**design/flow/constraint.sdc**
```tcl
create_clock -name core_clock -period 5.92 [get_ports {CLK}]
set_input_delay 1.1840 -clock core_clock [delete_from_list [all_inputs] [get_ports {CLK}]]
set_output_delay 1.1840 -clock core_clock [all_outputs]
set_load 0.01 [all_outputs]
```
**design/flow/design.v**
```verilog
module ALU(
    input logic CLK,
    input logic RST,
    input logic ACT,
    input logic[3:0]  OP,
    input logic[1:0]  MOVI,
    input logic[31:0] REG_A,
    input logic[31:0] REG_B,
    input logic[31:0] MEM,
    input logic[31:0] IMM,
    output logic[31:0] DATA,
    output logic       RDY,
    output logic       VLD
);
    typedef enum logic [1:0] {
        INIT,
        FIRST_STAGE,
        MUL_FIRST_STAGE,
        MUL_SECOND_STAGE
    } state_type;
    state_type state_curr;
    state_type state_next;
    logic[31:0] operand_A;
    logic[31:0] operand_B;
    logic[31:0] norm_res;
    logic[31:0] norm_reg;
    logic[63:0] mult_res;
    logic       mult_req;
    always_comb begin
        case (state_curr)
            INIT:
                if (ACT) begin
                    if (mult_req)
                        state_next = MUL_FIRST_STAGE;
                    else
                        state_next = FIRST_STAGE;
                end else
                     state_next = INIT;
            FIRST_STAGE:      state_next = INIT;
            MUL_FIRST_STAGE:  state_next = MUL_SECOND_STAGE;
            MUL_SECOND_STAGE: state_next = INIT;
        endcase
    end
    always_ff @(posedge CLK) begin
        if (RST) begin
            state_curr  <= INIT;
        end else begin
            state_curr <= state_next;
            if (state_next == MUL_FIRST_STAGE)
                mult_res <= operand_A * operand_B;
            if (state_next == FIRST_STAGE)
                norm_reg <= norm_res;
        end
    end
    always_comb begin
        case (state_curr)
            INIT:             DATA = 32'b0;
            FIRST_STAGE:      DATA = norm_reg;
            MUL_FIRST_STAGE:  DATA = mult_res[31:0];
            MUL_SECOND_STAGE: DATA = mult_res[63:32];
        endcase
    end
    assign operand_A = REG_A;
    assign VLD = (state_curr != INIT) & ~RST;
    assign RDY = state_curr == INIT;
    always_comb begin
        case (MOVI)
            2'b00:   operand_B = REG_B;
            2'b01:   operand_B = MEM;
            2'b10:   operand_B = IMM;
            default: operand_B = '0;
        endcase
    end
    always_comb begin
        norm_res = 32'b0;
        mult_req = 0;
        if (RDY) begin
            case (OP)
                4'b0000: norm_res = operand_A + operand_B;             
                4'b0001: norm_res = operand_A - operand_B;             
                4'b0010: mult_req = 1;                                 
                4'b0011: norm_res = {1'b0, operand_B[31:1]};           
                4'b0100: norm_res = {operand_B[30:0], 1'b0};           
                4'b0101: norm_res = {operand_B[0], operand_B[31:1]};   
                4'b0110: norm_res = {operand_B[30:0], operand_B[31]};  
                4'b0111: norm_res = ~operand_B;                        
                4'b1000: norm_res = operand_A & operand_B;             
                4'b1001: norm_res = operand_A | operand_B;             
                4'b1010: norm_res = operand_A ^ operand_B;             
                4'b1011: norm_res = ~(operand_A & operand_B);          
                4'b1100: norm_res = ~(operand_A | operand_B);          
                4'b1101: norm_res = ~(operand_A ^ operand_B);          
                4'b1110: norm_res = operand_B + 1;                     
                4'b1111: norm_res = operand_B - 1;                     
            endcase
        end
    end
endmodule
```
**design/flow/config.mk**
```make
export PLATFORM = sky130hd
export DESIGN_NAME = ALU
export DESIGN_NICKNAME = ALU
export VERILOG_FILES = /design/flow/design.v
export SDC_FILE = /design/flow/constraint.sdc
export NUM_CORES = 4
export LEC_CHECK = 0
export ABC_AREA = 1
export CAP_MARGIN = 20
export CORE_MARGIN = 2
export CORE_UTILIZATION = 72
export CTS_CLUSTER_DIAMETER = 392
export CTS_CLUSTER_SIZE = 98
export SETUP_SLACK_MARGIN = 1.56
export SLEW_MARGIN = 20
export TNS_END_PERCENT = 10
```
**design/flow/run.sh**
```bash
#!/bin/bash
# the make line also repeats each setting of config.mk as NAME=value (left out here)
make -C /OpenROAD-flow-scripts/flow DESIGN_CONFIG=/design/flow/config.mk WORK_HOME=/design/flow/orfs CLKGATE_MAP_FILE= finish
```
==> results of run 1 <==
what timing repair did:
action,in CTS
endpoints found under the setup margin,90
pin swaps,139
setup buffers,31
gates cloned,5
resized,394
routing by layer:
layer | GRT overflow | global-route usage (%)
met5 | 0 | 45.30
met1 | 1 | 77.43
met2 | 2 | 91.48
met3 | 0 | 65.63
met4 | 3 | 72.49
stage by stage:
stage / instances / cell area [um2] / util [%] / hold slack [ps]
floorplan: 6541 / 48230 / - / 522.9
global placement: 7920 / 55210 / 84.28 / 573.3
detailed placement: 7920 / 55210 / 84.28 / 584.5
CTS: 7972 / 57440 / 87.68 / 595.4
==> flow_summary.json, run 1 <==
{
  "status": "aborted with a tool error",
  "lastStage": "global routing",
  "error": "[ERROR GRT-0116] Global routing finished with congestion. Check the congestion regions in the DRC Viewer.",
  "top_cells_by_count": "1807 x inv_1, 1748 x nand2_1, 897 x fa_1, 392 x ha_1, 320 x nor2_1",
  "h-tree-depth": 3,
  "yosys_cells": 6541,
  "async_flop_share_pct": 0,
  "place_ws_ps": -3201,
  "rows": 94,
  "ys_sh_simple_pct": 20.24,
  "core_area_um2": 65510,
  "adder_share_pct": 48.15,
  "ys_sh_aoi_pct": 6.975,
  "synth-xor-area-share_pct": 1.420,
  "gr-total-overflow": 6,
  "root_buffer": "clkbuf_16",
  "fp_util_pct": 72.48,
  "fp_nets": 7967,
  "yosysChipArea_um2": 47480,
  "yosysWarnings": 1,
  "ys_types": 56,
  "synth_top_cell_by_count": "inv_1",
  "ctsLongestPathBuffers": 2,
  "synthCells": 6541,
  "cts_hold_buf": 0,
  "fp.dieW_um": 260.8,
  "synthTopCellsByArea": "fa_1 38%, inv_1 14%, nand2_1 14%, ha_1 10%, edfxtp_1 6.1%",
  "synth-edff-count": 96,
  "synthesis.area_um2": 47480,
  "track_usage_pct": 77.28,
  "routabilityCongestion": 1.127,
  "cts.sinks": 98,
  "portBuffers": 170,
  "logic_family": "adder cells",
  "flop_cell": "edfxtp_1",
  "dieHeight_um": 260.8,
  "dp_hpwl_um": 154900,
  "numCtsBuffers": 9,
  "yosysTopAreaCellShare_pct": 37.82,
  "ys.flops": 98,
  "mux_share_pct": 0,
  "postSynthSeqShare_pct": 6.156,
  "ios": 171,
  "syn_area_per_cell_um2": 7.259,
  "largest_area_cell": "fa_1",
  "chipArea_um2": 68020
}
==> run 2, diff against run 1 <==
CORE_UTILIZATION = 40   (was 72)
CTS_CLUSTER_DIAMETER = 179   (was 392)
CTS_CLUSTER_SIZE = 30   (was 98)
PLACE_DENSITY = 0.43   (was default)
SETUP_SLACK_MARGIN = -0.95   (was 1.56)
clock period = 10.5 ns   (was 5.92 ns; I/O delays follow)
==> run 2 against run 1 <==
Net effect:
- now clean on timing, DRC and antenna
- synthesized cell count is the same
- die size grew 79%
- synthesized area unchanged
==> flow_summary.json, run 2 <==
{
  "grt_pass1_wl_um": 295800,
  "synth-edff-count": 96,
  "min_period_ps": 10250,
  "tool_warnings": 92,
  "crit_family": "adder cells",
  "ys_sh_simple_pct": 20.24,
  "worst_pin_slew_ps": 1123,
  "wl_met3_um": 11460,
  "mux_share_pct": 0,
  "yosysWarnings": 1,
  "grt_max_degree": 65,
  "logic_family": "adder cells",
  "h-tree-depth": 3,
  "hold_violations": 0,
  "area_delta_synth_final_pct": 9.676,
  "antenna_found_initial": 8,
  "cp_max_fo": 12,
  "gr-total-overflow": 0,
  "ys_types": 56,
  "yosys_cells": 6541,
  "setup_viol": 0,
  "core_area_um2": 117900,
  "synth-xor-area-share_pct": 1.420,
  "vias_per_cell": 5.137,
  "track_usage_pct": 33.25,
  "ctsLongestPathBuffers": 2,
  "hold_path_startpoint": "state_curr[1]",
  "worstSetupPathType": "input port to flop",
  "worstPathArrival_ps": 10380,
  "highest_layer": "met5",
  "cp.depth": 32,
  "cp-startpoint": "MOVI[0]",
  "dieHeight_um": 348.5,
  "dr_wl_met2_um": 93300,
  "layout_setup_ws_ps": 249.0,
  "fillers": 12490,
  "cts_hold_buf": 0,
  "fin_crit_sh_pct": 97.63,
  "hp-class": "flop to flop",
  "slew_headroom_pct": 25.10,
  "cts.clk_slew.worst_paths_ps": 70,
  "ctsResizeCount": 0,
  "slowest_delay_ps": 590,
  "fp_nets": 7967,
  "post_cts_buffers": 0,
  "ys.flops": 98,
  "met1_length_um": 84280,
  "worst-r2r-setup-slack_ps": 7800,
  "routabilityCongestion": 1.001,
  "dp_hpwl_um": 166300,
  "top_cells_by_count": "1807 x inv_1, 1748 x nand2_1, 897 x fa_1, 392 x ha_1, 320 x nor2_1",
  "grt_pass1_vias": 44070,
  "seqCellArea_um2": 2923,
  "endpoint": "mult_res[48]",
  "fp_util_pct": 40.27,
  "yosysTopAreaCellShare_pct": 37.82,
  "timing.rr.end": "mult_res[2]",
  "adder_share_pct": 48.15,
  "largest_area_cell": "fa_1",
  "final.setup_skew_ps": 8.485,
  "start_kind": "input port",
  "fp.dieW_um": 348.5,
  "firstDrtPassIters": 6,
  "fin_tns_setup_ps": 0,
  "chipArea_um2": 121500,
  "antenna_left": 0,
  "worstRegToRegCells": 5,
  "drc": 0,
  "numCtsBuffers": 9,
  "cp.required_ps": 10630,
  "r2r-start": "state_curr[1]",
  "synthTopCellsByArea": "fa_1 38%, inv_1 14%, nand2_1 14%, ha_1 10%, edfxtp_1 6.1%",
  "synthesis.area_um2": 47480,
  "ys_sh_aoi_pct": 6.975,
  "critical-path-slowest-cell": "o21ai_0",
  "portBuffers": 170,
  "endpoint_kind": "flop",
  "status": "timing/DRC/antenna clean",
  "async_flop_share_pct": 0,
  "flop_cell": "edfxtp_1",
  "routedWlPerCell_um": 24.16,
  "yosysChipArea_um2": 47480,
  "rows": 126,
  "hold_depth": 2,
  "ios": 171,
  "nets": 8082,
  "maxCapViolCount": 0,
  "postSynthSeqShare_pct": 6.156,
  "critPathMostFrequentCell": "fa_1",
  "cts.sinks": 98,
  "num_vias": 42120,
  "root_buffer": "clkbuf_16",
  "synth_top_cell_by_count": "inv_1",
  "final_util_pct": 44.16,
  "worstSkewPairLatency_ps": 370,
  "comb_area_um2": 36540,
  "slew_viol_final": 0,
  "synthCells": 6541,
  "tritoncts": "yes",
  "hold_path_end": "state_curr[1]",
  "cp_num_buf_inv": 11,
  "syn_area_per_cell_um2": 7.259,
  "place_ws_ps": 59.55,
  "drtIter0Drc": 3644,
  "routed_wl_um": 198100,
  "fmax_ghz": 0.09755
}
## run 2: routing by layer
layer / global-route usage (%) / up-vias
li1: - / 19310
met1: 44.28 / 21100
met2: 55.80 / 1411
met3: 3.789 / 295
met4: 11.95 / 4
met5: 0 / -
## run 2: layout make-up
class                   instances  share of cell area, %
inverters                    1838                  13.25
diodes                          2               0.009611
repair buffers                386                  6.751
well taps                    1536                  3.690
clock buffers                   9                 0.4325
flip-flops and latches         98                  5.613
clock inverters                 7                0.09611
multi-input cells            4323                  70.16
## run 2: through the flow
| stage | cell area, um2 | hold WS (ps) | instances |
|---|---|---|---|
| after floorplan | 47480 | 522.9 | 6541 |
| after global placement | 51790 | 627.4 | 8181 |
| after detailed placement | 51790 | 631.4 | 8181 |
| after CTS | 52070 | 644.7 | 8197 |
| after global routing | 52070 | 669.2 | 8198 |
| final | 52080 | 643.1 | 8199 |
==> run 3, diff against run 2 <==
CELL_PAD_IN_SITES_DETAIL_PLACEMENT = 1   (was default)
CELL_PAD_IN_SITES_GLOBAL_PLACEMENT = 3   (was default)
CORE_ASPECT_RATIO = 0.67   (was default)
CORE_UTILIZATION = 58   (was 40)
CTS_CLUSTER_DIAMETER = 136   (was 179)
CTS_CLUSTER_SIZE = 25   (was 30)
GPL_ROUTABILITY_DRIVEN = 0   (was default)
GPL_TIMING_DRIVEN = 0   (was default)
HOLD_SLACK_MARGIN = 0.29   (was default)
PLACE_DENSITY = 0.77   (was 0.43)
SETUP_SLACK_MARGIN = 3.09   (was -0.95)
SLEW_MARGIN = 15   (was 20)
TNS_END_PERCENT = 90   (was 10)
==> run 3 against run 2 <==
Net effect:
- the flow now stops in global placement without I/O
- die size down 31%
- synthesized area unchanged
- synthesized cell count unchanged
==> flow_summary.json, run 3 <==
{
  "synth-xor-area-share_pct": 1.420,
  "fp_nets": 7967,
  "ys.flops": 98,
  "ys_sh_aoi_pct": 6.975,
  "synthTopCellsByArea": "fa_1 38%, inv_1 14%, nand2_1 14%, ha_1 10%, edfxtp_1 6.1%",
  "largest_area_cell": "fa_1",
  "mux_share_pct": 0,
  "fp.dieW_um": 353.6,
  "fp_util_pct": 58.82,
  "yosys_cells": 6541,
  "yosysTopAreaCellShare_pct": 37.82,
  "status": "aborted with a tool error",
  "async_flop_share_pct": 0,
  "lastStage": "global placement without I/O",
  "syn_area_per_cell_um2": 7.259,
  "rows": 85,
  "yosysChipArea_um2": 47480,
  "error": "[ERROR GPL-0301] Utilization 131.489 % exceeds 100%.",
  "synth-edff-count": 96,
  "synthCells": 6541,
  "yosysWarnings": 1,
  "adder_share_pct": 48.15,
  "flop_cell": "edfxtp_1",
  "core_area_um2": 80720,
  "postSynthSeqShare_pct": 6.156,
  "synthesis.area_um2": 47480,
  "synth_top_cell_by_count": "inv_1",
  "logic_family": "adder cells",
  "ys_types": 56,
  "top_cells_by_count": "1807 x inv_1, 1748 x nand2_1, 897 x fa_1, 392 x ha_1, 320 x nor2_1",
  "ys_sh_simple_pct": 20.24,
  "dieHeight_um": 238.2,
  "chipArea_um2": 84220
}
==> run 4, diff against run 3 <==
ABC_AREA = default   (was 1)
CELL_PAD_IN_SITES_DETAIL_PLACEMENT = default   (was 1)
CELL_PAD_IN_SITES_GLOBAL_PLACEMENT = default   (was 3)
CORE_ASPECT_RATIO = default   (was 0.67)
CORE_UTILIZATION = 68   (was 58)
CTS_CLUSTER_DIAMETER = default   (was 136)
CTS_CLUSTER_SIZE = 57   (was 25)
GPL_ROUTABILITY_DRIVEN = default   (was 0)
GPL_TIMING_DRIVEN = default   (was 0)
HOLD_SLACK_MARGIN = default   (was 0.29)
PLACE_DENSITY = default   (was 0.77)
SETUP_SLACK_MARGIN = 0.72   (was 3.09)
SLEW_MARGIN = 20   (was 15)
TNS_END_PERCENT = default   (was 90)
clock period = 9.05 ns   (was 10.5 ns; I/O delays follow)
==> run 4 against run 3 <==
Net effect:
- the run fails in global routing
- die size down 21%
- synthesized cell count shrank 21%
- synthesized area is 7.8% lower
==> flow_summary.json, run 4 <==
{
  "portBuffers": 170,
  "yosysTopAreaCellShare_pct": 41.01,
  "error": "[ERROR GRT-0116] Global routing finished with congestion. Check the congestion regions in the DRC Viewer.",
  "ios": 171,
  "fp_nets": 6587,
  "place_area_um2": 52230,
  "fp_util_pct": 68.41,
  "dp.cells": 6563,
  "syn_area_per_cell_um2": 8.484,
  "routabilityCongestion": 1.083,
  "largest_area_cell": "fa_1",
  "ys_sh_aoi_pct": 11.08,
  "ys.flops": 98,
  "numCtsBuffers": 9,
  "synth-edff-count": 96,
  "dp_hpwl_um": 160900,
  "yosysWarnings": 1,
  "top_cells_by_count": "955 x inv_1, 897 x fa_1, 745 x nor2_1, 575 x nand2_1, 392 x ha_1",
  "synth-xor-area-share_pct": 2.820,
  "h-tree-depth": 3,
  "status": "aborted with a tool error",
  "postSynthSeqShare_pct": 6.675,
  "cts.sinks": 98,
  "root_buffer": "clkbuf_16",
  "logic_family": "adder cells",
  "async_flop_share_pct": 0,
  "fp.dieW_um": 257.8,
  "adder_share_pct": 52.21,
  "synthTopCellsByArea": "fa_1 41%, ha_1 11%, inv_1 8.2%, edfxtp_1 6.6%, nor2_1 6.4%",
  "flop_cell": "edfxtp_1",
  "synth_top_cell_by_count": "inv_1",
  "ctsLongestPathBuffers": 2,
  "ys_sh_simple_pct": 13.92,
  "core_area_um2": 64000,
  "synthCells": 5161,
  "dieHeight_um": 257.8,
  "gr-total-overflow": 295,
  "lastStage": "global routing",
  "cts_hold_buf": 0,
  "rows": 93,
  "yosysChipArea_um2": 43780,
  "place_ws_ps": -1273,
  "chipArea_um2": 66440,
  "ys_types": 84,
  "synthesis.area_um2": 43780,
  "track_usage_pct": 72.70,
  "yosys_cells": 5161,
  "mux_share_pct": 2.180
}
==> run 4: stage by stage <==
stage                     utilization [%]  hold WS (ps)
after floorplan                         -         598.2
after detailed placement            81.62         815.6
after CTS                           84.03         831.7
after global placement              81.62         745.8
==> run 4: what timing repair did <==
action / CTS
resized: 215
pin swaps: 90
setup buffers: 26
cloned: 4
endpoints found under the setup margin: 49
==> run 4: layer usage <==
metal / GRT usage (%) / overflow
met1: 74.91 / 7
met2: 92.77 / 164
met3: 51.39 / 15
met4: 70.49 / 107
met5: 22.22 / 2
==> run 5, diff against run 4 <==
CORE_UTILIZATION = 64   (was 68)
CTS_CLUSTER_SIZE = default   (was 57)
PLACE_DENSITY = 0.35   (was default)
SETUP_SLACK_MARGIN = default   (was 0.72)
clock period = 16.3 ns   (was 9.05 ns; I/O delays follow)
==> run 5 against run 4 <==
Net effect:
- synthesized cell count unchanged
- die size up 6.2%
- synthesized area is the same
- the run now finishes clean
==> flow_summary.json, run 5 <==
{
  "status": "timing/DRC/antenna clean",
  "rows": 95,
  "place_ws_ps": 2356,
  "timing.rr.end": "mult_res[3]",
  "crit_family": "adder cells",
  "dp_hpwl_um": 127900,
  "fp_nets": 6587,
  "ys_sh_aoi_pct": 11.08,
  "synthTopCellsByArea": "fa_1 41%, ha_1 11%, inv_1 8.2%, edfxtp_1 6.6%, nor2_1 6.4%",
  "antenna_left": 0,
  "cp_num_buf_inv": 8,
  "portBuffers": 170,
  "critPathMostFrequentCell": "fa_1",
  "fillers": 5490,
  "dieHeight_um": 265.6,
  "drc": 0,
  "endpoint_kind": "flop",
  "cp-startpoint": "MOVI[1]",
  "start_kind": "input port",
  "routed_wl_um": 166300,
  "synth-xor-area-share_pct": 2.820,
  "yosysWarnings": 1,
  "syn_area_per_cell_um2": 8.484,
  "cts_hold_buf": 0,
  "root_buffer": "clkbuf_16",
  "grt_pass1_vias": 39780,
  "hold_path_startpoint": "state_curr[1]",
  "grt_max_degree": 69,
  "stdcell_area_um2": 46860,
  "maxCapViolCount": 0,
  "synth-edff-count": 96,
  "final.setup_skew_ps": 4.930,
  "post_cts_buffers": 0,
  "fin_tns_setup_ps": 0,
  "cp.required_ps": 16430,
  "tritoncts": "yes",
  "yosysTopAreaCellShare_pct": 41.01,
  "logic_family": "adder cells",
  "min_period_ps": 13910,
  "fp.dieW_um": 265.6,
  "async_flop_share_pct": 0,
  "hold_violations": 0,
  "slew_viol_final": 0,
  "worstRegToRegCells": 7,
  "cts.sinks": 98,
  "numCtsBuffers": 9,
  "gr-total-overflow": 0,
  "hold_depth": 3,
  "drtIter0Drc": 4647,
  "antenna_found_initial": 6,
  "fmax_ghz": 0.07189,
  "worst-r2r-setup-slack_ps": 13180,
  "rsz0062_at_grt": "false",
  "ctsLongestPathBuffers": 2,
  "fin_crit_sh_pct": 85.34,
  "grt_pass1_wl_um": 247600,
  "ys_types": 84,
  "fp_util_pct": 64.97,
  "slew_headroom_pct": 10.67,
  "place_area_um2": 46510,
  "routedWlPerCell_um": 27.51,
  "ios": 171,
  "r2r-start": "state_curr[1]",
  "slowest_delay_ps": 1070,
  "tool_warnings": 92,
  "yosys_cells": 5161,
  "setup_viol": 0,
  "h-tree-depth": 3,
  "hold_path_end": "state_curr[0]",
  "cts.clk_slew.worst_paths_ps": 80,
  "worst_pin_slew_ps": 1328,
  "synthesis.area_um2": 43780,
  "ctsResizeCount": 0,
  "flop_cell": "edfxtp_1",
  "mux_share_pct": 2.180,
  "endpoint": "mult_res[61]",
  "worstSkewPairLatency_ps": 370,
  "nets": 6587,
  "critical-path-slowest-cell": "nor4_1",
  "hold_slack_ps": 782.6,
  "layout_setup_ws_ps": 2389,
  "synthCells": 5161,
  "cp_max_fo": 34,
  "ys_sh_simple_pct": 13.92,
  "track_usage_pct": 48.17,
  "worstSetupPathType": "input port to flop",
  "firstDrtPassIters": 7,
  "largest_area_cell": "fa_1",
  "routabilityCongestion": 1.044,
  "area_delta_synth_final_pct": 7.035,
  "adder_share_pct": 52.21,
  "worstPathArrival_ps": 14040,
  "yosysChipArea_um2": 43780,
  "vias_per_cell": 6.425,
  "chipArea_um2": 70520,
  "ys.flops": 98,
  "synth_top_cell_by_count": "inv_1",
  "postSynthSeqShare_pct": 6.675,
  "top_cells_by_count": "955 x inv_1, 897 x fa_1, 745 x nor2_1, 575 x nand2_1, 392 x ha_1",
  "core_area_um2": 67400,
  "num_vias": 38850,
  "cp.depth": 29,
  "hp-class": "flop to flop"
}
run 5: metrics by stage:
step | util, % | instances
2_1_floorplan | - | 5161
3_3_place_gp | 68.97 | 6021
3_5_place_dp | 69.01 | 6022
4_1_cts | 69.47 | 6038
5_1_grt | 69.51 | 6039
6_report | 69.54 | 6047
run 5: cell type report:
cell class | instances | area, um2 | area share [%]
clock buffers | 9 | 225.2 | 0.4806
multi-input cells | 3769 | 36130 | 77.09
clock inverters | 7 | 81.33 | 0.1735
well taps | 873 | 1092 | 2.331
repair buffers | 305 | 2725 | 5.815
diodes | 8 | 20.02 | 0.04272
inverters | 978 | 3671 | 7.833
flip-flops and latches | 98 | 2923 | 6.237
run 5: metal layers:
metal	routed length, um	GRT usage, %	share of wire, %
met3	22410	15.05	13
met2	72290	73.18	43
met4	14850	33.73	8.9
met5	23	0	0.014
met1	56770	58.69	34
==> run 6, diff against run 5 <==
CORE_UTILIZATION = 68   (was 64)
CTS_CLUSTER_SIZE = 89   (was default)
PLACE_DENSITY = default   (was 0.35)
SETUP_SLACK_MARGIN = 0.72   (was default)
clock period = 9.65 ns   (was 16.3 ns; I/O delays follow)
==> run 6 against run 5 <==
Net effect:
- the flow now stops in global routing
- synthesized cell count unchanged
- die size decreased by 5.8%
- synthesized area unchanged
==> flow_summary.json, run 6 <==
{
  "mux_share_pct": 2.180,
  "logic_family": "adder cells",
  "flop_cell": "edfxtp_1",
  "adder_share_pct": 52.21,
  "largest_area_cell": "fa_1",
  "ys_sh_aoi_pct": 11.08,
  "root_buffer": "clkbuf_16",
  "error": "[ERROR GRT-0232] Routing congestion too high. Check the congestion heatmap in the GUI.",
  "cts.sinks": 98,
  "synth-xor-area-share_pct": 2.820,
  "ctsLongestPathBuffers": 2,
  "top_cells_by_count": "955 x inv_1, 897 x fa_1, 745 x nor2_1, 575 x nand2_1, 392 x ha_1",
  "yosys_cells": 5161,
  "yosysChipArea_um2": 43780,
  "cts_hold_buf": 0,
  "synthCells": 5161,
  "dp_hpwl_um": 158000,
  "routabilityCongestion": 1.092,
  "dieHeight_um": 257.8,
  "fp.dieW_um": 257.8,
  "status": "aborted with a tool error",
  "dp.cells": 6467,
  "portBuffers": 170,
  "synthesis.area_um2": 43780,
  "ios": 171,
  "synth_top_cell_by_count": "inv_1",
  "gr-total-overflow": 536,
  "chipArea_um2": 66440,
  "synthTopCellsByArea": "fa_1 41%, ha_1 11%, inv_1 8.2%, edfxtp_1 6.6%, nor2_1 6.4%",
  "lastStage": "global routing",
  "ys_sh_simple_pct": 13.92,
  "ys.flops": 98,
  "fp_util_pct": 68.41,
  "postSynthSeqShare_pct": 6.675,
  "yosysWarnings": 1,
  "place_area_um2": 51400,
  "syn_area_per_cell_um2": 8.484,
  "track_usage_pct": 79.73,
  "fp_nets": 6587,
  "synth-edff-count": 96,
  "h-tree-depth": 3,
  "numCtsBuffers": 9,
  "async_flop_share_pct": 0,
  "ys_types": 84,
  "rows": 93,
  "core_area_um2": 64000,
  "yosysTopAreaCellShare_pct": 41.01
}
run 6: what timing repair did:
item / in CTS
setup buffers: 57
gates cloned: 7
gates resized: 274
pin swaps: 118
endpoints found under the setup margin: 44
run 6: per-stage QoR:
step | worst slack [ps] | hold slack [ps] | util [%]
floorplan | 350.5 | 598.2 | -
global placement | -651.4 | 739.3 | 80.31
detailed placement | -802.6 | 803.7 | 80.31
CTS | 174.4 | 816.1 | 83.48
run 6: metal layers:
metal / GRT usage [%] / GRT overflow
met5: 39.39 / 4
met4: 77.09 / 137
met3: 65.53 / 44
met2: 95.42 / 307
met1: 80.25 / 44
==> run 7, diff against run 6 <==
CORE_UTILIZATION = 70   (was 68)
CTS_CLUSTER_SIZE = 41   (was 89)
MAX_ROUTING_LAYER = met4   (was default)
SETUP_SLACK_MARGIN = default   (was 0.72)
clock period = 10.0 ns   (was 9.65 ns; I/O delays follow)
==> run 7 against run 6 <==
Net effect:
- the run again fails in global routing
- synthesized cell count did not move
- die size is 2.8% lower
- synthesized area is the same
==> flow_summary.json, run 7 <==
{
  "largest_area_cell": "fa_1",
  "error": "[ERROR GRT-0232] Routing congestion too high. Check the congestion heatmap in the GUI.",
  "yosysWarnings": 1,
  "rows": 91,
  "ys_types": 84,
  "ys_sh_aoi_pct": 11.08,
  "place_area_um2": 50210,
  "ys_sh_simple_pct": 13.92,
  "cts.sinks": 98,
  "fp_nets": 6587,
  "synthCells": 5161,
  "dp_hpwl_um": 150100,
  "synthesis.area_um2": 43780,
  "gr-total-overflow": 81,
  "synthTopCellsByArea": "fa_1 41%, ha_1 11%, inv_1 8.2%, edfxtp_1 6.6%, nor2_1 6.4%",
  "routabilityCongestion": 1.150,
  "async_flop_share_pct": 0,
  "fp_util_pct": 70.82,
  "top_cells_by_count": "955 x inv_1, 897 x fa_1, 745 x nor2_1, 575 x nand2_1, 392 x ha_1",
  "dieHeight_um": 254.1,
  "core_area_um2": 61830,
  "yosys_cells": 5161,
  "fp.dieW_um": 254.1,
  "synth_top_cell_by_count": "inv_1",
  "ctsLongestPathBuffers": 2,
  "synth-xor-area-share_pct": 2.820,
  "track_usage_pct": 73.41,
  "ys.flops": 98,
  "cts_hold_buf": 0,
  "root_buffer": "clkbuf_16",
  "postSynthSeqShare_pct": 6.675,
  "chipArea_um2": 64570,
  "yosysChipArea_um2": 43780,
  "h-tree-depth": 3,
  "synth-edff-count": 96,
  "numCtsBuffers": 9,
  "yosysTopAreaCellShare_pct": 41.01,
  "status": "aborted with a tool error",
  "flop_cell": "edfxtp_1",
  "portBuffers": 170,
  "syn_area_per_cell_um2": 8.484,
  "mux_share_pct": 2.180,
  "lastStage": "global routing",
  "ios": 171,
  "adder_share_pct": 52.21,
  "logic_family": "adder cells"
}
run 7: layer usage:
layer,global-route usage [%],GRT overflow
met4,66.25,20
met2,89.98,50
met3,50.96,8
met5,-,-
met1,76.85,3
run 7: per-stage QoR:
stage	std cells	setup slack [ps]	util, %	setup TNS [ps]
2_1_floorplan	5161	3.255	-	0
3_3_place_gp	6395	-794.5	81.22	-5609
3_5_place_dp	6395	-827.2	81.22	-7808
4_1_cts	6414	2.696	81.85	0
run 7: timing repair:
item	CTS
setup buffers	3
resized	17
pin swaps	2
setup endpoints to repair	9
==> run 8, diff against run 7 <==
ABC_AREA = 0   (was default)
CAP_MARGIN = 0   (was 20)
CORE_UTILIZATION = 65   (was 70)
CTS_CLUSTER_DIAMETER = 371   (was default)
CTS_CLUSTER_SIZE = 44   (was 41)
GPL_TIMING_DRIVEN = 1   (was default)
PLACE_DENSITY_LB_ADDON = 0.21   (was default)
TNS_END_PERCENT = 40   (was default)
clock period = 8.32 ns   (was 10.0 ns; I/O delays follow)
==> run 8 against run 7 <==
Net effect:
- now fails the layout checks on setup timing
- synthesized cell count did not move
- synthesized area did not move
- die size grew 7.6%
==> flow_summary.json, run 8 <==
{
  "status": "finished with violations",
  "so_faults": "setup timing",
  "routedWlPerCell_um": 30.58,
  "logic_family": "adder cells",
  "grt_pass1_vias": 47070,
  "worst_pin_slew_ps": 1096,
  "synthCells": 5161,
  "yosysWarnings": 1,
  "fmax_ghz": 0.1055,
  "yosys_cells": 5161,
  "cts_hold_buf": 0,
  "endpoint": "mult_res[52]",
  "grt_max_degree": 67,
  "ys_sh_aoi_pct": 11.08,
  "r2r-start": "state_curr[0]",
  "drtIter0Drc": 6993,
  "synthesis.area_um2": 43780,
  "drc": 0,
  "mux_share_pct": 2.180,
  "setup_viol": 45,
  "rsz0062_at_grt": "true",
  "synthTopCellsByArea": "fa_1 41%, ha_1 11%, inv_1 8.2%, edfxtp_1 6.6%, nor2_1 6.4%",
  "cp.required_ps": 8440,
  "layout_setup_ws_ps": -1162,
  "min_period_ps": 9482,
  "start_kind": "input port",
  "core_area_um2": 66920,
  "antenna_left": 0,
  "syn_area_per_cell_um2": 8.484,
  "slew_headroom_pct": 26.96,
  "nets": 7262,
  "antenna_found_initial": 13,
  "hp-class": "flop to flop",
  "cts.sinks": 98,
  "synth_top_cell_by_count": "inv_1",
  "ys_types": 84,
  "routabilityCongestion": 1.118,
  "rows": 95,
  "portBuffers": 170,
  "hold_path_end": "state_curr[0]",
  "adder_share_pct": 52.21,
  "dp_hpwl_um": 154600,
  "routed_wl_um": 205800,
  "cp_num_buf_inv": 11,
  "worstPathArrival_ps": 9610,
  "slowest_delay_ps": 590,
  "hold_depth": 3,
  "worstSetupPathType": "input port to flop",
  "fin_crit_sh_pct": 114.0,
  "async_flop_share_pct": 0,
  "firstDrtPassIters": 8,
  "top_cells_by_count": "955 x inv_1, 897 x fa_1, 745 x nor2_1, 575 x nand2_1, 392 x ha_1",
  "area_delta_synth_final_pct": 27.27,
  "cts.clk_slew.worst_paths_ps": 80,
  "critical-path-slowest-cell": "fa_2",
  "fp_util_pct": 65.43,
  "track_usage_pct": 58.73,
  "fin_tns_setup_ps": -32770,
  "final_util_pct": 83.27,
  "place_ws_ps": -1543,
  "flop_cell": "edfxtp_1",
  "tool_warnings": 94,
  "hold_path_startpoint": "state_curr[1]",
  "dieHeight_um": 263.5,
  "worstSkewPairLatency_ps": 370,
  "hold_violations": 0,
  "timing.rr.end": "mult_res[56]",
  "num_vias": 45340,
  "chipArea_um2": 69450,
  "yosysChipArea_um2": 43780,
  "h-tree-depth": 3,
  "fp_nets": 6587,
  "postSynthSeqShare_pct": 6.675,
  "crit_family": "adder cells",
  "gr-total-overflow": 0,
  "vias_per_cell": 6.737,
  "ios": 171,
  "cp_max_fo": 9,
  "maxCapViolCount": 0,
  "endpoint_kind": "flop",
  "cp-startpoint": "MOVI[0]",
  "root_buffer": "clkbuf_16",
  "ys_sh_simple_pct": 13.92,
  "ys.flops": 98,
  "worstRegToRegCells": 6,
  "grt_pass1_wl_um": 289300,
  "tritoncts": "yes",
  "fp.dieW_um": 263.5,
  "cp.depth": 31,
  "synth-xor-area-share_pct": 2.820,
  "slew_viol_final": 0,
  "synth-edff-count": 96,
  "final.setup_skew_ps": 12.64,
  "ctsLongestPathBuffers": 2,
  "largest_area_cell": "fa_1",
  "numCtsBuffers": 9,
  "worst-r2r-setup-slack_ps": 4480,
  "yosysTopAreaCellShare_pct": 41.01
}
-- run 8: through the flow --
stage          std cells  hold WS (ps)  area [um2]
6_report            6729         789.5       55730
5_1_grt             6728         812.7       55720
4_1_cts             6687         775.2       54610
3_5_place_dp        6606         765.7       52340
3_3_place_gp        6606         738.8       52340
2_1_floorplan       5161         598.2       44970
-- run 8: cell type report --
class	count	area [um2]
Inverter	978	3805
Sequential cell	98	2923
Fill cell	3681	11190
Tap cell	873	1092
Timing Repair Buffer	980	9256
Clock inverter	7	95.09
Clock buffer	9	225.2
Antenna cell	15	37.54
Multi-Input combinational cell	3769	38290
-- run 8: timing repair --
action,in CTS,in global routing
resized,317,200
gates cloned,6,3
setup buffers,62,26
setup endpoints to repair,48,47
pin swaps,105,117
-- run 8: layer usage --
| metal | routed length [um] | GRT usage [%] | vias to the layer above |
|---|---|---|---|
| met5 | 0 | - | - |
| met4 | 27960 | 54.59 | 0 |
| met3 | 31840 | 18.52 | 1947 |
| met2 | 84350 | 83.99 | 4465 |
| met1 | 61640 | 65.21 | 21420 |
| li1 | - | - | 17500 |
==> run 9, diff against run 8 <==
ABC_AREA = default   (was 0)
CAP_MARGIN = 10   (was 0)
CORE_ASPECT_RATIO = 0.72   (was default)
CORE_UTILIZATION = 72   (was 65)
CTS_CLUSTER_DIAMETER = 96   (was 371)
CTS_CLUSTER_SIZE = 46   (was 44)
GPL_TIMING_DRIVEN = default   (was 1)
MAX_ROUTING_LAYER = default   (was met4)
PLACE_DENSITY = 0.64   (was default)
PLACE_DENSITY_LB_ADDON = default   (was 0.21)
SETUP_SLACK_MARGIN = -0.24   (was default)
TNS_END_PERCENT = default   (was 40)
clock period = 5.29 ns   (was 8.32 ns; I/O delays follow)
==> run 9 against run 8 <==
Net effect:
- the flow now stops in global routing
- synthesized area stayed put
- synthesized cell count is the same
- die size decreased by 9.5%
==> flow_summary.json, run 9 <==
{
  "status": "aborted with a tool error",
  "lastStage": "global routing",
  "error": "[ERROR GRT-0116] Global routing finished with congestion. Check the congestion regions in the DRC Viewer.",
  "dp_hpwl_um": 164400,
  "ctsLongestPathBuffers": 2,
  "chipArea_um2": 62830,
  "root_buffer": "clkbuf_16",
  "logic_family": "adder cells",
  "routabilityCongestion": 1.190,
  "gr-total-overflow": 167,
  "fp_nets": 6587,
  "rows": 76,
  "top_cells_by_count": "955 x inv_1, 897 x fa_1, 745 x nor2_1, 575 x nand2_1, 392 x ha_1",
  "yosysChipArea_um2": 43780,
  "track_usage_pct": 77.61,
  "yosys_cells": 5161,
  "async_flop_share_pct": 0,
  "dieHeight_um": 213.2,
  "adder_share_pct": 52.21,
  "ys_sh_simple_pct": 13.92,
  "mux_share_pct": 2.180,
  "synth-xor-area-share_pct": 2.820,
  "syn_area_per_cell_um2": 8.484,
  "largest_area_cell": "fa_1",
  "place_area_um2": 53610,
  "ios": 171,
  "synth-edff-count": 96,
  "ys_types": 84,
  "synth_top_cell_by_count": "inv_1",
  "synthCells": 5161,
  "core_area_um2": 60000,
  "ys.flops": 98,
  "cts.sinks": 98,
  "portBuffers": 170,
  "yosysWarnings": 1,
  "fp_util_pct": 72.97,
  "numCtsBuffers": 9,
  "synthTopCellsByArea": "fa_1 41%, ha_1 11%, inv_1 8.2%, edfxtp_1 6.6%, nor2_1 6.4%",
  "fp.dieW_um": 294.6,
  "h-tree-depth": 3,
  "flop_cell": "edfxtp_1",
  "postSynthSeqShare_pct": 6.675,
  "dp.cells": 6700,
  "yosysTopAreaCellShare_pct": 41.01,
  "ys_sh_aoi_pct": 11.08,
  "synthesis.area_um2": 43780
}
==> run 9: repair_timing <==
action,4_1_cts
setup buffers,22
hold buffers,0
resized,222
setup endpoints to repair,70
pin swaps,81
==> run 9: metrics by stage <==
step,hold slack (ps),setup slack (ps)
floorplan,598.2,-3137
global placement,764.3,-4026
detailed placement,805.8,-4251
CTS,822.2,-3330
==> run 9: routing by layer <==
layer  GRT overflow  track usage, %
met4             76           75.23
met3              2           62.44
met5              0           40.99
met1              3           78.17
met2             86           93.69
==> run 10, diff against run 9 <==
CAP_MARGIN = 20   (was 10)
CORE_ASPECT_RATIO = default   (was 0.72)
CORE_UTILIZATION = 40   (was 72)
CTS_CLUSTER_DIAMETER = default   (was 96)
CTS_CLUSTER_SIZE = default   (was 46)
PLACE_DENSITY = default   (was 0.64)
SETUP_SLACK_MARGIN = default   (was -0.24)
clock period = 12.0 ns   (was 5.29 ns; I/O delays follow)
==> run 10 against run 9 <==
Net effect:
- now clean on timing, DRC and antenna
- die size is 78% higher
- synthesized cell count stayed put
- synthesized area stayed put
==> flow_summary.json, run 10 <==
{
  "status": "timing/DRC/antenna clean",
  "drc": 0,
  "rsz0062_at_grt": "false",
  "cp_num_buf_inv": 10,
  "hp-class": "flop to flop",
  "tritoncts": "yes",
  "nets": 6678,
  "ys_types": 84,
  "routed_wl_um": 185300,
  "cts.clk_slew.worst_paths_ps": 70,
  "cp.depth": 33,
  "critical-path-slowest-cell": "o21ai_0",
  "gr-total-overflow": 0,
  "area_delta_synth_final_pct": 10.30,
  "flop_cell": "edfxtp_1",
  "ys_sh_simple_pct": 13.92,
  "chipArea_um2": 112100,
  "fp_util_pct": 40.28,
  "slew_headroom_pct": 24.21,
  "drtIter0Drc": 4061,
  "timing.rr.end": "mult_res[48]",
  "setup_viol": 0,
  "hold_violations": 0,
  "yosysChipArea_um2": 43780,
  "firstDrtPassIters": 6,
  "hold_path_startpoint": "state_curr[1]",
  "ys_sh_aoi_pct": 11.08,
  "grt_pass1_wl_um": 271100,
  "dp_hpwl_um": 150400,
  "endpoint": "mult_res[56]",
  "core_area_um2": 108700,
  "endpoint_kind": "flop",
  "worstPathArrival_ps": 11590,
  "stdcell_area_um2": 48290,
  "h-tree-depth": 3,
  "met1_length_um": 72690,
  "hold_path_end": "state_curr[0]",
  "mux_share_pct": 2.180,
  "portBuffers": 170,
  "largest_area_cell": "fa_1",
  "critPathMostFrequentCell": "fa_1",
  "yosys_cells": 5161,
  "synthCells": 5161,
  "cts.sinks": 98,
  "fin_crit_sh_pct": 95.73,
  "postSynthSeqShare_pct": 6.675,
  "logic_family": "adder cells",
  "place_area_um2": 47950,
  "hold_depth": 3,
  "worst-r2r-setup-slack_ps": 8830,
  "rows": 121,
  "numCtsBuffers": 9,
  "ctsLongestPathBuffers": 2,
  "maxCapViolCount": 0,
  "dieHeight_um": 334.9,
  "dr_wl_met2_um": 81630,
  "synth-xor-area-share_pct": 2.820,
  "antenna_found_initial": 13,
  "grt_pass1_vias": 40070,
  "worstSkewPairLatency_ps": 360,
  "tool_warnings": 90,
  "final.setup_skew_ps": 6.301,
  "highest_layer": "met5",
  "min_period_ps": 11490,
  "synthesis.area_um2": 43780,
  "ios": 171,
  "r2r-start": "state_curr[1]",
  "root_buffer": "clkbuf_16",
  "slew_viol_final": 0,
  "fp_nets": 6587,
  "routedWlPerCell_um": 27.76,
  "worstRegToRegCells": 5,
  "fin_tns_setup_ps": 0,
  "place_ws_ps": 269.2,
  "synthTopCellsByArea": "fa_1 41%, ha_1 11%, inv_1 8.2%, edfxtp_1 6.6%, nor2_1 6.4%",
  "fmax_ghz": 0.08705,
  "crit_family": "adder cells",
  "syn_area_per_cell_um2": 8.484,
  "start_kind": "input port",
  "yosysTopAreaCellShare_pct": 41.01,
  "track_usage_pct": 33.25,
  "synth_top_cell_by_count": "inv_1",
  "wl_met3_um": 16800,
  "num_vias": 38770,
  "cts_hold_buf": 0,
  "ctsResizeCount": 0,
  "antenna_left": 0,
  "grt_max_degree": 60,
  "cp_max_fo": 15,
  "routabilityCongestion": 1.026,
  "yosysWarnings": 1,
  "top_cells_by_count": "955 x inv_1, 897 x fa_1, 745 x nor2_1, 575 x nand2_1, 392 x ha_1",
  "vias_per_cell": 5.807,
  "cp.required_ps": 12100,
  "worst_pin_slew_ps": 1128,
  "ys.flops": 98,
  "adder_share_pct": 52.21,
  "post_cts_buffers": 0,
  "synth-edff-count": 96,
  "slowest_delay_ps": 630,
  "async_flop_share_pct": 0,
  "worstSetupPathType": "input port to flop",
  "fp.dieW_um": 334.9,
  "cp-startpoint": "MOVI[0]",
  "layout_setup_ws_ps": 512.3
}
run 10: metal layers:
metal / vias to the layer above / track usage (%)
li1: 16280 / -
met1: 19780 / 43.58
met2: 2150 / 51.20
met5: - / 0
met3: 541 / 5.783
met4: 12 / 20.63
run 10: layout make-up:
type / instances / area (um2)
Fill cell: 10770 / 60410
Clock buffer: 9 / 225.2
Antenna cell: 4 / 10.01
Clock inverter: 7 / 81.33
Inverter: 978 / 3671
Timing Repair Buffer: 396 / 3476
Sequential cell: 98 / 2923
Multi-Input combinational cell: 3769 / 36140
Tap cell: 1414 / 1769
run 10: metrics by stage:
stage	cells	hold WS, ps	utilization [%]
2_1_floorplan	5161	598.2	-
3_3_place_gp	6654	759.6	44.11
3_5_place_dp	6654	765.3	44.11
4_1_cts	6670	772.2	44.39
5_1_grt	6671	827.8	44.42
6_report	6675	783.4	44.43
==> run 11, diff against run 10 <==
CORE_UTILIZATION = 69   (was 40)
CTS_CLUSTER_DIAMETER = 287   (was default)
CTS_CLUSTER_SIZE = 98   (was default)
PLACE_DENSITY = 0.35   (was default)
TNS_END_PERCENT = 5   (was default)
clock period = 9.11 ns   (was 12.0 ns; I/O delays follow)
==> run 11 against run 10 <==
Net effect:
- the run now fails in global routing
- die size fell by 42%
- synthesized area did not move
- synthesized cell count did not move
==> flow_summary.json, run 11 <==
{
  "error": "[ERROR GRT-0116] Global routing finished with congestion. Check the congestion regions in the DRC Viewer.",
  "dp_hpwl_um": 160800,
  "synthCells": 5161,
  "ys_sh_aoi_pct": 11.08,
  "fp_nets": 6587,
  "synth-xor-area-share_pct": 2.820,
  "adder_share_pct": 52.21,
  "chipArea_um2": 65490,
  "logic_family": "adder cells",
  "yosysTopAreaCellShare_pct": 41.01,
  "fp_util_pct": 69.66,
  "largest_area_cell": "fa_1",
  "ios": 171,
  "routabilityCongestion": 1.113,
  "yosysWarnings": 1,
  "status": "aborted with a tool error",
  "root_buffer": "clkbuf_16",
  "track_usage_pct": 72.64,
  "mux_share_pct": 2.180,
  "synth-edff-count": 96,
  "cts.sinks": 98,
  "lastStage": "global routing",
  "gr-total-overflow": 185,
  "ys_types": 84,
  "core_area_um2": 62850,
  "h-tree-depth": 3,
  "flop_cell": "edfxtp_1",
  "top_cells_by_count": "955 x inv_1, 897 x fa_1, 745 x nor2_1, 575 x nand2_1, 392 x ha_1",
  "async_flop_share_pct": 0,
  "cts_hold_buf": 0,
  "dieHeight_um": 255.9,
  "yosys_cells": 5161,
  "synthesis.area_um2": 43780,
  "postSynthSeqShare_pct": 6.675,
  "numCtsBuffers": 9,
  "syn_area_per_cell_um2": 8.484,
  "rows": 92,
  "portBuffers": 170,
  "ctsLongestPathBuffers": 2,
  "ys_sh_simple_pct": 13.92,
  "yosysChipArea_um2": 43780,
  "synthTopCellsByArea": "fa_1 41%, ha_1 11%, inv_1 8.2%, edfxtp_1 6.6%, nor2_1 6.4%",
  "fp.dieW_um": 255.9,
  "ys.flops": 98,
  "place_area_um2": 51990,
  "synth_top_cell_by_count": "inv_1"
}
run 11: per-stage QoR:
step	std cells	setup slack, ps
CTS	6607	-283.7
floorplan	5161	-120.8
detailed placement	6553	-1041
global placement	6553	-765.7
run 11: layer usage:
layer  GRT overflow  track usage (%)
met4             87            70.92
met3              3            50.79
met2             93            92.69
met5              1            20.76
met1              1            75.12
run 11: what timing repair did:
item / 4_1_cts
buffers inserted: 36
setup endpoints to repair: 38
gates resized: 183
gates cloned: 3
pin swaps: 85
==> run 12, diff against run 11 <==
ABC_AREA = 0   (was default)
CORE_ASPECT_RATIO = 1.02   (was default)
CORE_UTILIZATION = 40   (was 69)
CTS_CLUSTER_DIAMETER = 394   (was 287)
CTS_CLUSTER_SIZE = default   (was 98)
GPL_TIMING_DRIVEN = 1   (was default)
MAX_ROUTING_LAYER = met4   (was default)
MIN_ROUTING_LAYER = met2   (was default)
PLACE_DENSITY = default   (was 0.35)
PLACE_DENSITY_LB_ADDON = 0.15   (was default)
SETUP_SLACK_MARGIN = 1.04   (was default)
SLEW_MARGIN = 40   (was 20)
TNS_END_PERCENT = 40   (was 5)
clock period = 8.32 ns   (was 9.11 ns; I/O delays follow)
==> run 12 against run 11 <==
Net effect:
- the layout now fails its checks (setup timing)
- synthesized area is the same
- synthesized cell count stayed put
- die size increased by 71%
==> flow_summary.json, run 12 <==
{
  "h-tree-depth": 3,
  "hold_violations": 0,
  "flop_cell": "edfxtp_1",
  "routedWlPerCell_um": 29.98,
  "synthTopCellsByArea": "fa_1 41%, ha_1 11%, inv_1 8.2%, edfxtp_1 6.6%, nor2_1 6.4%",
  "synthesis.area_um2": 43780,
  "cts.clk_slew.worst_paths_ps": 80,
  "ys_sh_aoi_pct": 11.08,
  "ios": 171,
  "slowest_delay_ps": 600,
  "endpoint_kind": "flop",
  "async_flop_share_pct": 0,
  "synthCells": 5161,
  "root_buffer": "clkbuf_16",
  "hold_slack_ps": 758.8,
  "ys.flops": 98,
  "synth-edff-count": 96,
  "adder_share_pct": 52.21,
  "postSynthSeqShare_pct": 6.675,
  "syn_area_per_cell_um2": 8.484,
  "yosysChipArea_um2": 43780,
  "portBuffers": 170,
  "routed_wl_um": 221600,
  "vias_per_cell": 7.636,
  "fp.dieW_um": 331.6,
  "area_delta_synth_final_pct": 30.48,
  "grt_max_degree": 63,
  "status": "finished with violations",
  "tritoncts": "yes",
  "core_area_um2": 108500,
  "cp.required_ps": 8440,
  "nets": 7337,
  "crit_family": "adder cells",
  "yosysTopAreaCellShare_pct": 41.01,
  "dp_hpwl_um": 179500,
  "fmax_ghz": 0.1055,
  "ys_sh_simple_pct": 13.92,
  "top_cells_by_count": "955 x inv_1, 897 x fa_1, 745 x nor2_1, 575 x nand2_1, 392 x ha_1",
  "ctsLongestPathBuffers": 2,
  "yosysWarnings": 1,
  "routabilityCongestion": 1.104,
  "final.setup_skew_ps": 4.565,
  "dieHeight_um": 338.1,
  "cts.sinks": 98,
  "track_usage_pct": 61.34,
  "worstSetupPathType": "input port to flop",
  "ys_types": 84,
  "layout_setup_ws_ps": -1161,
  "timing.rr.end": "mult_res[39]",
  "place_ws_ps": -1546,
  "worst-r2r-setup-slack_ps": 5200,
  "cp_num_buf_inv": 10,
  "synth-xor-area-share_pct": 2.820,
  "drtIter0Drc": 13370,
  "so_faults": "setup timing",
  "synth_top_cell_by_count": "inv_1",
  "mux_share_pct": 2.180,
  "grt_pass1_vias": 64330,
  "antenna_found_initial": 3,
  "worstRegToRegCells": 7,
  "dp.cells": 7248,
  "drc": 0,
  "chipArea_um2": 112100,
  "fillers": 10260,
  "hold_path_startpoint": "state_curr[1]",
  "final_util_pct": 52.64,
  "hold_depth": 2,
  "r2r-start": "state_curr[0]",
  "start_kind": "input port",
  "critPathMostFrequentCell": "fa_1",
  "tool_warnings": 93,
  "slew_viol_final": 0,
  "min_period_ps": 9481,
  "fp_nets": 6587,
  "maxCapViolCount": 0,
  "setup_viol": 46,
  "rows": 122,
  "cp.depth": 30,
  "logic_family": "adder cells",
  "num_vias": 56440,
  "hold_path_end": "state_curr[0]",
  "critical-path-slowest-cell": "fa_1",
  "worstPathArrival_ps": 9610,
  "largest_area_cell": "fa_1",
  "endpoint": "mult_res[56]",
  "fin_crit_sh_pct": 114.0,
  "firstDrtPassIters": 17,
  "finalNonFillerCells": 7391,
  "worst_pin_slew_ps": 945.8,
  "slew_headroom_pct": 36.95,
  "numCtsBuffers": 9,
  "cp-startpoint": "MOVI[0]",
  "yosys_cells": 5161,
  "rsz0062_at_grt": "true",
  "cp_max_fo": 6,
  "worstSkewPairLatency_ps": 370,
  "gr-total-overflow": 0,
  "hp-class": "flop to flop",
  "antenna_left": 0,
  "grt_pass1_wl_um": 315400,
  "fp_util_pct": 40.34
}
run 12: timing repair:
action                                  4_1_cts  5_1_grt
cloned                                        4        3
resized                                     301      138
hold buffers                                  0        0
setup buffers                                50       21
endpoints found under the setup margin       57       60
pin swaps                                   108       43
run 12: final cells by class:
cell class                 instances  area, um2  area share [%]
antenna                           49      122.6          0.2146
clock buffer                       9      225.2          0.3942
clock inverter                     7      72.57          0.1270
inverter                         978       3810           6.669
multi-input combinational       3769      38200           66.86
sequential                        98       2923           5.116
tap                             1426       1784           3.123
timing repair buffer            1055       9996           17.50
run 12: routing by layer:
layer,vias up,GRT usage [%],share of wire [%]
met5,-,-,0
met1,19390,-,0
li1,17580,-,-
met2,16810,66.46,44
met3,2659,75.67,40
met4,0,26.39,16
run 12: per-stage QoR:
| stage | setup TNS (ps) | cell area (um2) |
|---|---|---|
| 5_1_grt | -36760 | 57050 |
| 4_1_cts | -23720 | 56170 |
| 3_3_place_gp | -58340 | 53940 |
| 3_5_place_dp | -59090 | 53980 |
| 2_1_floorplan | -10800 | 44980 |
| 6_report | -30720 | 57130 |
==> run 13, diff against run 12 <==
ABC_AREA = default   (was 0)
CAP_MARGIN = 10   (was 20)
CORE_ASPECT_RATIO = default   (was 1.02)
CORE_UTILIZATION = 72   (was 40)
CTS_CLUSTER_DIAMETER = 396   (was 394)
CTS_CLUSTER_SIZE = 46   (was default)
GPL_TIMING_DRIVEN = default   (was 1)
MIN_ROUTING_LAYER = default   (was met2)
PLACE_DENSITY = 0.35   (was default)
PLACE_DENSITY_LB_ADDON = default   (was 0.15)
SETUP_SLACK_MARGIN = 1.56   (was 1.04)
SLEW_MARGIN = 20   (was 40)
TNS_END_PERCENT = default   (was 40)
clock period = 5.29 ns   (was 8.32 ns; I/O delays follow)
==> run 13 against run 12 <==
Net effect:
- synthesized cell count unchanged
- synthesized area unchanged
- die size decreased by 44%
- the run now fails in global routing
==> flow_summary.json, run 13 <==
{
  "ys_sh_aoi_pct": 11.08,
  "yosysChipArea_um2": 43780,
  "largest_area_cell": "fa_1",
  "h-tree-depth": 3,
  "core_area_um2": 60250,
  "track_usage_pct": 128.0,
  "chipArea_um2": 62800,
  "rows": 90,
  "adder_share_pct": 52.21,
  "ios": 171,
  "logic_family": "adder cells",
  "gr-total-overflow": 16320,
  "fp_nets": 6587,
  "root_buffer": "clkbuf_16",
  "routabilityCongestion": 1.176,
  "cts_hold_buf": 0,
  "top_cells_by_count": "955 x inv_1, 897 x fa_1, 745 x nor2_1, 575 x nand2_1, 392 x ha_1",
  "synthTopCellsByArea": "fa_1 41%, ha_1 11%, inv_1 8.2%, edfxtp_1 6.6%, nor2_1 6.4%",
  "ys_types": 84,
  "ctsLongestPathBuffers": 2,
  "dieHeight_um": 250.6,
  "yosysWarnings": 1,
  "numCtsBuffers": 9,
  "ys_sh_simple_pct": 13.92,
  "place_area_um2": 54000,
  "yosysTopAreaCellShare_pct": 41.01,
  "place_ws_ps": -4037,
  "mux_share_pct": 2.180,
  "syn_area_per_cell_um2": 8.484,
  "cts.sinks": 98,
  "error": "[ERROR GRT-0116] Global routing finished with congestion. Check the congestion regions in the DRC Viewer.",
  "synth_top_cell_by_count": "inv_1",
  "synthCells": 5161,
  "flop_cell": "edfxtp_1",
  "fp_util_pct": 72.68,
  "dp_hpwl_um": 165900,
  "postSynthSeqShare_pct": 6.675,
  "status": "aborted with a tool error",
  "ys.flops": 98,
  "portBuffers": 170,
  "synth-edff-count": 96,
  "yosys_cells": 5161,
  "fp.dieW_um": 250.6,
  "synth-xor-area-share_pct": 2.820,
  "async_flop_share_pct": 0,
  "lastStage": "global routing",
  "synthesis.area_um2": 43780
}
## run 13: timing repair
action | CTS
pin swaps | 221
endpoints found under the hold margin | 0
gates resized | 562
buffers inserted | 107
endpoints found under the setup margin | 91
gates cloned | 11
## run 13: routing by layer
layer | GRT overflow | global-route usage (%)
met5 | - | -
met4 | 977 | 85.63
met3 | 2484 | 120.2
met2 | 5908 | 133.4
met1 | 6946 | 146.1
## run 13: per-stage QoR
step	hold WS [ps]	cells
2_1_floorplan	598.2	5161
3_3_place_gp	747.4	6688
3_5_place_dp	778.6	6688
4_1_cts	787.4	6822
==> run 14, diff against run 13 <==
CAP_MARGIN = 20   (was 10)
CORE_UTILIZATION = 58   (was 72)
CTS_CLUSTER_DIAMETER = default   (was 396)
CTS_CLUSTER_SIZE = default   (was 46)
MAX_ROUTING_LAYER = default   (was met4)
PLACE_DENSITY = default   (was 0.35)
SETUP_SLACK_MARGIN = 1.71   (was 1.56)
clock period = 6.98 ns   (was 5.29 ns; I/O delays follow)
==> run 14 against run 13 <==
Net effect:
- the layout now fails its checks (setup timing)
- synthesized cell count unchanged
- synthesized area unchanged
- die size up 24%
==> flow_summary.json, run 14 <==
{
  "status": "finished with violations",
  "so_faults": "setup timing",
  "tool_warnings": 95,
  "cp.depth": 30,
  "numCtsBuffers": 9,
  "r2r-start": "state_curr[0]",
  "finalNonFillerCells": 6982,
  "grt_max_degree": 65,
  "fmax_ghz": 0.1093,
  "synthCells": 5161,
  "flop_cell": "edfxtp_1",
  "routedWlPerCell_um": 28.11,
  "setup_viol": 55,
  "track_usage_pct": 49.15,
  "logic_family": "adder cells",
  "hold_path_startpoint": "state_curr[1]",
  "adder_share_pct": 52.21,
  "critPathMostFrequentCell": "fa_1",
  "yosysTopAreaCellShare_pct": 41.01,
  "ys_sh_simple_pct": 13.92,
  "dp_hpwl_um": 151400,
  "area_delta_synth_final_pct": 34.60,
  "chipArea_um2": 77700,
  "worstPathArrival_ps": 9270,
  "critical-path-slowest-cell": "fa_1",
  "fp_nets": 6587,
  "start_kind": "input port",
  "ys.flops": 98,
  "hold_depth": 3,
  "worst_pin_slew_ps": 1179,
  "ys_types": 84,
  "antenna_left": 0,
  "largest_area_cell": "fa_1",
  "min_period_ps": 9149,
  "yosysWarnings": 1,
  "vias_per_cell": 6.241,
  "maxCapViolCount": 0,
  "grt_pass1_wl_um": 279100,
  "wl_met3_um": 24890,
  "ios": 171,
  "fp_util_pct": 58.71,
  "fp.dieW_um": 278.8,
  "cp_max_fo": 8,
  "nets": 7426,
  "yosysChipArea_um2": 43780,
  "rsz0062_at_grt": "true",
  "slew_headroom_pct": 21.12,
  "synth-xor-area-share_pct": 2.820,
  "routed_wl_um": 196300,
  "dp.cells": 6786,
  "hold_violations": 0,
  "antenna_found_initial": 14,
  "place_area_um2": 53660,
  "cts.clk_slew.worst_paths_ps": 70,
  "mux_share_pct": 2.180,
  "highest_layer": "met5",
  "crit_family": "adder cells",
  "tritoncts": "yes",
  "fin_crit_sh_pct": 131.1,
  "ctsLongestPathBuffers": 2,
  "cp-startpoint": "MOVI[0]",
  "cts.sinks": 98,
  "firstDrtPassIters": 9,
  "worstRegToRegCells": 7,
  "worstSetupPathType": "input port to flop",
  "worst-r2r-setup-slack_ps": 3760,
  "endpoint": "mult_res[60]",
  "drc": 0,
  "synth_top_cell_by_count": "inv_1",
  "gr-total-overflow": 0,
  "grt_pass1_vias": 44940,
  "worstSkewPairLatency_ps": 370,
  "cp_num_buf_inv": 8,
  "final.setup_skew_ps": 8.322,
  "hp-class": "flop to flop",
  "top_cells_by_count": "955 x inv_1, 897 x fa_1, 745 x nor2_1, 575 x nand2_1, 392 x ha_1",
  "num_vias": 43570,
  "synthTopCellsByArea": "fa_1 41%, ha_1 11%, inv_1 8.2%, edfxtp_1 6.6%, nor2_1 6.4%",
  "routabilityCongestion": 1.048,
  "synthesis.area_um2": 43780,
  "layout_setup_ws_ps": -2169,
  "dieHeight_um": 278.8,
  "drtIter0Drc": 4940,
  "fin_tns_setup_ps": -88380,
  "timing.rr.end": "mult_res[7]",
  "cp.required_ps": 7100,
  "slowest_delay_ps": 590,
  "async_flop_share_pct": 0,
  "yosys_cells": 5161,
  "ys_sh_aoi_pct": 11.08,
  "place_ws_ps": -2693,
  "endpoint_kind": "flop",
  "dr_wl_met2_um": 84080,
  "portBuffers": 170,
  "hold_slack_ps": 790.4,
  "root_buffer": "clkbuf_16",
  "h-tree-depth": 3,
  "syn_area_per_cell_um2": 8.484,
  "postSynthSeqShare_pct": 6.675,
  "hold_path_end": "state_curr[0]",
  "synth-edff-count": 96,
  "stdcell_area_um2": 58930,
  "core_area_um2": 74570,
  "met1_length_um": 63620,
  "slew_viol_final": 0,
  "rows": 100
}
-- run 14: cell type report --
type | count | area, um2
clock buffer | 11 | 232.7
inverter | 978 | 3842
antenna | 8 | 20.02
multi-input combinational | 3769 | 39490
fill | 4829 | 15640
sequential | 98 | 2923
tap | 969 | 1212
timing repair inverter | 2 | 22.52
timing repair buffer | 1142 | 11080
clock inverter | 5 | 107.6
-- run 14: routing by layer --
layer  GRT usage (%)  vias to the layer above
met5               0                        -
met2           73.12                     3230
li1                -                    17840
met1           58.13                    21330
met3           13.75                     1156
met4           44.58                       18
-- run 14: what timing repair did --
item,4_1_cts,5_1_grt
resized,525,301
hold buffers,0,0
pin swaps,188,198
endpoints found under the hold margin,0,0
buffers inserted,97,63
endpoints found under the setup margin,81,79
cloned,7,4
-- run 14: per-stage QoR --
stage	util, %
floorplan	-
global placement	71.95
detailed placement	71.95
CTS	76.45
global route	79.01
finish	79.03
